==> run a <==
// muldiv
module muldiv#(parameter XLEN = 32)
(
    input                   clk_i,
    input                   rst_i,
    input  [XLEN-1 : 0]     a_i,
    input  [XLEN-1 : 0]     b_i,
    input                   req_i,
    input  [ 2 : 0]         operation_sel_i,
    output reg [XLEN-1 : 0] muldiv_result_o,
    output reg              ready_o
);
function [XLEN-1 : 0] abs;
    input [XLEN-1 : 0] num;
    abs = num[XLEN-1] ? -num : num;
endfunction
wire operation_mul, operation_mulh, operation_mulhsu, operation_mulhu,
     operation_div, operation_divu, operation_rem, operation_remu;
assign operation_mul = (operation_sel_i == 3'b000);
assign operation_mulh = (operation_sel_i == 3'b001);
assign operation_mulhsu = (operation_sel_i == 3'b010);
assign operation_mulhu = (operation_sel_i == 3'b011);
assign operation_div = (operation_sel_i == 3'b100);
assign operation_divu = (operation_sel_i == 3'b101);
assign operation_rem = (operation_sel_i == 3'b110);
assign operation_remu = (operation_sel_i == 3'b111);
wire is_divider, is_a_zero, is_b_zero,
     is_a_neg, is_b_neg, signed_adjust, mul_overflow;
assign is_divider = operation_sel_i[2];
assign is_a_zero = (a_i == 32'b0);
assign is_b_zero = (b_i == 32'b0);
assign is_a_neg  = a_i[31] & (operation_mulh | operation_mulhsu | operation_div | operation_rem);
assign is_b_neg  = b_i[31] & (operation_mulh | operation_div | operation_rem);
assign signed_adjust = is_a_neg ^ is_b_neg;
assign mul_overflow   = (is_a_neg & (a_i[30: 0] == 31'b0));
wire [XLEN-1 : 0] op_a, op_b;
assign op_a = ( | is_a_neg)? abs(a_i) : a_i;
assign op_b = ( | is_b_neg)? abs(b_i) : b_i;
wire              is_calc_done;
reg  [XLEN-1 : 0] reg32;
reg  [XLEN*2 : 0] result;        
reg  [ 5 : 0]     cnt;
reg  [XLEN-1 : 0]   op_a_r, op_b_r;
reg  [XLEN*2-1 : 0] fast_result, mul0, mul1;
reg  [ 1 : 0]       fast_mul_counter;
assign is_calc_done = !(operation_mul | operation_mulh | operation_mulhsu |
                        operation_mulhu)? ~|cnt : & fast_mul_counter;
wire [XLEN-1 : 0] mull, mulh, quotient, remainder;
assign mull = result[31 : 0];
assign mulh = result[63 : 32];
assign quotient = result[31 : 0];
assign remainder = result[64 : 33];
localparam S_IDLE        = 3'b000,
           S_CALC        = 3'b001,
           S_SIGN_ADJUST = 3'b010,
  ...
make LEC_CHECK=0 CAP_MARGIN=20 CORE_MARGIN=2 CORE_UTILIZATION=72 PLACE_DENSITY=0.6 SLEW_MARGIN=20 TNS_END_PERCENT=5 finish   # period 6.12 ns
run.sh (not shown) runs the stock make flow with config.mk's settings and CLKGATE_MAP_FILE=.
==> inputs of run b, as changes to run a <==
Settings changed: CELL_PAD_IN_SITES_DETAIL_PLACEMENT set to 0, CORE_MARGIN 2 to 8, CORE_UTILIZATION 72 to 61, CTS_CLUSTER_SIZE set to 96, GPL_ROUTABILITY_DRIVEN set to 0, HOLD_SLACK_MARGIN set to 0.06, PLACE_DENSITY 0.6 to not set, SETUP_SLACK_MARGIN set to 3.07, TNS_END_PERCENT 5 to not set.
==> flow/constraint.sdc (replaced) <==
create_clock -name core_clock -period 10.8 [get_ports {clk_i}]
set_input_delay 2.1600 -clock core_clock [delete_from_list [all_inputs] [get_ports {clk_i}]]
set_output_delay 2.1600 -clock core_clock [all_outputs]
set_load 0.01 [all_outputs]
==> inputs of run c, as changes to run a <==
Settings changed: CORE_UTILIZATION 72 to 40, TNS_END_PERCENT 5 to not set.
==> flow/constraint.sdc (replaced) <==
create_clock -name core_clock -period 4.97 [get_ports {clk_i}]
set_input_delay 0.9940 -clock core_clock [delete_from_list [all_inputs] [get_ports {clk_i}]]
set_output_delay 0.9940 -clock core_clock [all_outputs]
set_load 0.01 [all_outputs]
==> comparison table <==
|  | run a | run b | run c |
|---|---|---|---|
| Outcome | failed layout checks | finished clean | failed layout checks |
| Reasons for failing layout checks | negative setup slack | - | negative setup slack |
| Overall routed net length | 186000 µm | 177000 µm | 181000 µm |
| Pin count of the biggest net entering global routing | 97 | 170 | 117 |
| Fmax | 125 MHz | 130 MHz | 131 MHz |
| Largest stage delay on the critical path | 0.64 ns | 0.59 ns | 0.59 ns |
| Final weighted congestion in routability-driven placement | 1.01 | - | 0.976 |
| Via count of the first global-routing pass | 49200 | 44400 | 46100 |
| Clock Buffer Count | 52 | 55 | 52 |
| Detailed Routing Iterations Pass 1 | 6 | 6 | 5 |
| Reg2Reg Capture Point | mul0[59]$_DFFE_PN_ | mul0[58]$_DFFE_PN_ | mul0[59]$_DFFE_PN_ |
| Slew of the pin with the lowest slew margin | 1.08 ns | 1.19 ns | 1.04 ns |
| Instance area at placement | 0.0615 mm² | 0.0583 mm² | 0.0641 mm² |
| Detailed-routed wire length on met2 | 84700 µm | 80800 µm | 84700 µm |
| M3 GR Usage | 11.4% | 6.52% | 3.20% |
| Filler cell count | 4429 | 7514 | 12900 |
| Number of buffers inserted to repair setup after CTS | 49 | 70 | 48 |
| Violation count after the first detailed-routing iteration | 5288 | 4517 | 3715 |
| Routed vias/inst | 6.38 | 6.08 | 5.34 |
| Library cell contributing the largest single delay on the critical path | fa_1 | fa_1 | fa_2 |

---

==> trial 31 <==
==> flow/design.v <==
`timescale 1ns / 1ps 
`timescale 1ns / 1ps
 `timescale 1ns / 1ps 
module muldiv#(parameter XLEN = 32)
(
    input                   clk_i,
    input                   rst_i,
    input  [XLEN-1 : 0]     a_i,
    input  [XLEN-1 : 0]     b_i,
    input                   req_i,
    input  [ 2 : 0]         operation_sel_i,
    output reg [XLEN-1 : 0] muldiv_result_o,
    output reg              ready_o
);
function [XLEN-1 : 0] abs;
    input [XLEN-1 : 0] num;
    abs = num[XLEN-1] ? -num : num;
endfunction
wire operation_mul, operation_mulh, operation_mulhsu, operation_mulhu,
     operation_div, operation_divu, operation_rem, operation_remu;
assign operation_mul = (operation_sel_i == 3'b000);
assign operation_mulh = (operation_sel_i == 3'b001);
assign operation_mulhsu = (operation_sel_i == 3'b010);
assign operation_mulhu = (operation_sel_i == 3'b011);
assign operation_div = (operation_sel_i == 3'b100);
assign operation_divu = (operation_sel_i == 3'b101);
assign operation_rem = (operation_sel_i == 3'b110);
assign operation_remu = (operation_sel_i == 3'b111);
wire is_divider, is_a_zero, is_b_zero,
     is_a_neg, is_b_neg, signed_adjust, mul_overflow;
assign is_divider = operation_sel_i[2];
assign is_a_zero = (a_i == 32'b0);
assign is_b_zero = (b_i == 32'b0);
assign is_a_neg  = a_i[31] & (operation_mulh | operation_mulhsu | operation_div | operation_rem);
assign is_b_neg  = b_i[31] & (operation_mulh | operation_div | operation_rem);
assign signed_adjust = is_a_neg ^ is_b_neg;
assign mul_overflow   = (is_a_neg & (a_i[30: 0] == 31'b0));
wire [XLEN-1 : 0] op_a, op_b;
assign op_a = ( | is_a_neg)? abs(a_i) : a_i;
assign op_b = ( | is_b_neg)? abs(b_i) : b_i;
wire              is_calc_done;
reg  [XLEN-1 : 0] reg32;
reg  [XLEN*2 : 0] result;        
reg  [ 5 : 0]     cnt;
reg  [XLEN-1 : 0]   op_a_r, op_b_r;
reg  [XLEN*2-1 : 0] fast_result, mul0, mul1;
reg  [ 1 : 0]       fast_mul_counter;
assign is_calc_done = !(operation_mul | operation_mulh | operation_mulhsu |
                        operation_mulhu)? ~|cnt : & fast_mul_counter;
wire [XLEN-1 : 0] mull, mulh, quotient, remainder;
assign mull = result[31 : 0];
assign mulh = result[63 : 32];
assign quotient = result[31 : 0];
assign remainder = result[64 : 33];
localparam S_IDLE        = 3'b000,
           S_CALC        = 3'b001,
           S_SIGN_ADJUST = 3'b010,
           S_DONE        = 3'b011,
           S_STALL       = 3'b100;
reg [2 : 0] S, S_nxt;
always @(posedge clk_i)
begin
    if (rst_i)
        S <= S_IDLE;
    else
        S <= S_nxt;
end
always @(*)
begin
    case (S)
        S_IDLE:
            S_nxt = (req_i)? (is_a_zero | is_b_zero)? S_DONE : S_CALC : S_IDLE;
        S_CALC:
            S_nxt = (is_calc_done)? S_SIGN_ADJUST : S_CALC;
        S_SIGN_ADJUST:
            S_nxt = S_DONE;
        S_DONE:
            S_nxt = S_IDLE;
        default:
            S_nxt = S_IDLE;
    endcase
end
wire mul_add = result[0];
wire div_sub = (result[63: 32] >= reg32);
wire [32 : 0] adder_opa, adder_opb;
assign adder_opa = is_divider ? -reg32 : reg32;
assign adder_opb = result[63: 32];
wire [32 : 0] adder_tmp = adder_opa + adder_opb;
wire [64 : 0] result_tmp = {adder_tmp, result[31: 0]};
always @(posedge clk_i)
begin
    if (rst_i || ((S == S_IDLE) & req_i)) begin
        fast_result <= 32'b0;
        fast_mul_counter <= 2'b0; 
    end
    else begin
        op_a_r <= op_a;
        op_b_r <= op_b;
        mul0 <= op_a_r * op_b_r;
        mul1 <= mul0;
        fast_result <= mul1;
        fast_mul_counter <= (& fast_mul_counter)? fast_mul_counter : fast_mul_counter + 1;
    end
end
always @(posedge clk_i)
begin
    if ( (S == S_IDLE) & req_i)
    begin
        if (is_divider)
        begin                        
            if (is_b_zero)
            begin                    
                result[64: 33] <= a_i;
                result[32]  <= 1'b0;
                result[31: 0] <= {32{1'b1}};
            end
            else
            begin
                cnt <= 'd32;
                reg32 <= op_b;
                result <= {1'b0, 32'b0, op_a};   
            end
        end
        else
        begin                        
            if (is_a_zero | is_b_zero)
            begin
                result <= 65'b0;
            end
            else
            begin
                cnt <= 'd31;
                reg32 <= op_a;
                result <= {1'b0, 32'b0, op_b};   
            end
        end
    end
    else if (S == S_CALC)
    begin
        cnt <= cnt - 'd1;
        if (is_divider)
        begin
            result <= (div_sub)? {result_tmp[63 : 0], 1'b1} : {result[63 : 0], 1'b0};
        end
        else
        begin
            result <= (mul_add)? {1'b0, result_tmp[64 : 1]} : {1'b0, result[64 : 1]};
        end
    end
    else if (S == S_SIGN_ADJUST)
    begin
        if (is_divider)
        begin
            result[64: 33] <= (is_a_neg)? -remainder : remainder;
            result[31: 0] <= (signed_adjust)? -quotient : quotient;
        end
        else
        begin
            result <= (operation_mulh | operation_mulhu)? (signed_adjust)? -fast_result : fast_result
                    : (operation_mulhsu)? (is_a_neg)? -fast_result : fast_result : fast_result;
        end
    end
end
always @(posedge clk_i)
begin
    if (S == S_DONE || S == S_STALL)
        ready_o <= 1;
    else
        ready_o <= 0;
end
always @(posedge clk_i)
begin
    if (S == S_DONE)
        muldiv_result_o <= ( {32{operation_mul}} & mull)
                      | ( {32{operation_mulh | operation_mulhsu | operation_mulhu}} & mulh)
                      | ( {32{operation_div | operation_divu}} & quotient)
                      | ( {32{operation_rem | operation_remu}} & remainder)
                      ;
    else
        muldiv_result_o <= muldiv_result_o;
end
endmodule
==> flow/run.sh <==
#!/bin/bash
# the make line also repeats each setting of config.mk as NAME=value (left out here)
make -C /OpenROAD-flow-scripts/flow DESIGN_CONFIG=/design/flow/config.mk WORK_HOME=/design/flow/orfs CLKGATE_MAP_FILE= finish
==> flow/config.mk <==
export PLATFORM = sky130hd
export DESIGN_NAME = muldiv
export DESIGN_NICKNAME = muldiv
export VERILOG_FILES = /design/flow/design.v
export SDC_FILE = /design/flow/constraint.sdc
export NUM_CORES = 4
export LEC_CHECK = 0
export ABC_AREA = 1
export CAP_MARGIN = 20
export CELL_PAD_IN_SITES_DETAIL_PLACEMENT = 2
export CELL_PAD_IN_SITES_GLOBAL_PLACEMENT = 0
export CORE_ASPECT_RATIO = 1.04
export CORE_MARGIN = 2
export CORE_UTILIZATION = 63
export GPL_TIMING_DRIVEN = 1
export MAX_ROUTING_LAYER = met4
export MIN_ROUTING_LAYER = met2
export PLACE_DENSITY = 0.58
export SETUP_SLACK_MARGIN = -0.62
export SLEW_MARGIN = 20
==> flow/constraint.sdc <==
create_clock -name core_clock -period 9.54 [get_ports {clk_i}]
set_input_delay 1.9080 -clock core_clock [delete_from_list [all_inputs] [get_ports {clk_i}]]
set_output_delay 1.9080 -clock core_clock [all_outputs]
set_load 0.01 [all_outputs]
==> build 73 (differences from trial 31) <==
- ABC_AREA: 1 -> default
- CELL_PAD_IN_SITES_DETAIL_PLACEMENT: 2 -> default
- CELL_PAD_IN_SITES_GLOBAL_PLACEMENT: 0 -> default
- CORE_ASPECT_RATIO: 1.04 -> default
- CORE_UTILIZATION: 63 -> 65
- CTS_CLUSTER_DIAMETER: default -> 289
- GPL_TIMING_DRIVEN: 1 -> default
- MIN_ROUTING_LAYER: met2 -> default
- PLACE_DENSITY: 0.58 -> 0.6
- SETUP_SLACK_MARGIN: -0.62 -> default
==> flow/constraint.sdc (replaced) <==
create_clock -name core_clock -period 7.06 [get_ports {clk_i}]
set_input_delay 1.4120 -clock core_clock [delete_from_list [all_inputs] [get_ports {clk_i}]]
set_output_delay 1.4120 -clock core_clock [all_outputs]
set_load 0.01 [all_outputs]
==> build 92 (differences from trial 31) <==
- ABC_AREA: 1 -> default
- CAP_MARGIN: 20 -> 5
- CELL_PAD_IN_SITES_DETAIL_PLACEMENT: 2 -> default
- CELL_PAD_IN_SITES_GLOBAL_PLACEMENT: 0 -> default
- CORE_ASPECT_RATIO: 1.04 -> default
- CORE_UTILIZATION: 63 -> 72
- GPL_TIMING_DRIVEN: 1 -> default
- MAX_ROUTING_LAYER: met4 -> default
- MIN_ROUTING_LAYER: met2 -> default
- PLACE_DENSITY: 0.58 -> 0.6
- SETUP_SLACK_MARGIN: -0.62 -> 1.07
==> flow/constraint.sdc (replaced) <==
create_clock -name core_clock -period 6.94 [get_ports {clk_i}]
set_input_delay 1.3880 -clock core_clock [delete_from_list [all_inputs] [get_ports {clk_i}]]
set_output_delay 1.3880 -clock core_clock [all_outputs]
set_load 0.01 [all_outputs]
==> build 49 (differences from trial 31) <==
- CELL_PAD_IN_SITES_DETAIL_PLACEMENT: 2 -> default
- CELL_PAD_IN_SITES_GLOBAL_PLACEMENT: 0 -> default
- CORE_ASPECT_RATIO: 1.04 -> default
- CORE_UTILIZATION: 63 -> 72
- CTS_CLUSTER_DIAMETER: default -> 333
- CTS_CLUSTER_SIZE: default -> 98
- GPL_TIMING_DRIVEN: 1 -> default
- MAX_ROUTING_LAYER: met4 -> default
- MIN_ROUTING_LAYER: met2 -> default
- PLACE_DENSITY: 0.58 -> 0.4
- SETUP_SLACK_MARGIN: -0.62 -> default
==> flow/constraint.sdc (replaced) <==
create_clock -name core_clock -period 3.85 [get_ports {clk_i}]
set_input_delay 0.7700 -clock core_clock [delete_from_list [all_inputs] [get_ports {clk_i}]]
set_output_delay 0.7700 -clock core_clock [all_outputs]
set_load 0.01 [all_outputs]
==> impl_metrics.ini <==
; physical design summary
[outcome]
status = stopped before the end
failing_step = 5_1_grt
error = [ERROR GRT-0116] Global routing finished with congestion. Check the congestion regions in the DRC Viewer.

[floorplanning]
core_area_um2 = 83420
rows = 106
die_w_um = 294.1
chipArea_um2 = 86480

[synthesis]
syn_avg_cell_area_um2 = 7.495
synthSimpleGateAreaFrac = 0.2193
ys_seq_share = 0.1854
-- figures above: build 49

==> impl_metrics.ini <==
; generated from flow reports
[outcome]
status = complete, but fails checks
so_faults = setup timing

[floorplanning]
core_area_um2 = 85550
chipArea_um2 = 89080
die_w_um = 298.5

[synthesis]
synthSimpleGateAreaFrac = 0.1659
syn_avg_cell_area_um2 = 9.384

[sta]
setup_slack_ns = -0.5044
setup_viol = 35

[placement]
place_congestion = 1.028
-- figures above: build 73

==> impl_metrics.ini <==
; physical design summary
[outcome]
status = stopped before the end
failing_step = 3_5_place_dp
error = [ERROR DPL-0033] detailed placement checks failed during check placement.

[floorplanning]
die_w_um = 308.1
chipArea_um2 = 98660
rows = 116

[placement]
port_buffers = 102

[synthesis]
ys_seq_share = 0.1854
synthSimpleGateAreaFrac = 0.2193
synth_area_leader_cell = fa_1
syn_avg_cell_area_um2 = 7.495
ys.flops = 398
-- figures above: trial 31

==> impl_metrics.ini <==
; generated from flow reports
[outcome]
status = complete, but fails checks
so_faults = setup timing

[placement]
dp.cells = 7212

[clock_network]
clk_latency_ns = 0.61
hold_buffers = 0
clockRootBuffer = clkbuf_16

[sta]
setup_slack_ns = -0.6922
setup_viol = 41

[synthesis]
synthSimpleGateAreaFrac = 0.1659
ys_seq_share = 0.1993

[floorplanning]
core_area_um2 = 77470
chipArea_um2 = 80530
rows = 102
die_w_um = 283.8

[layout]
num-fill-cells = 4373
fin_util = 0.8327
-- figures above: build 92

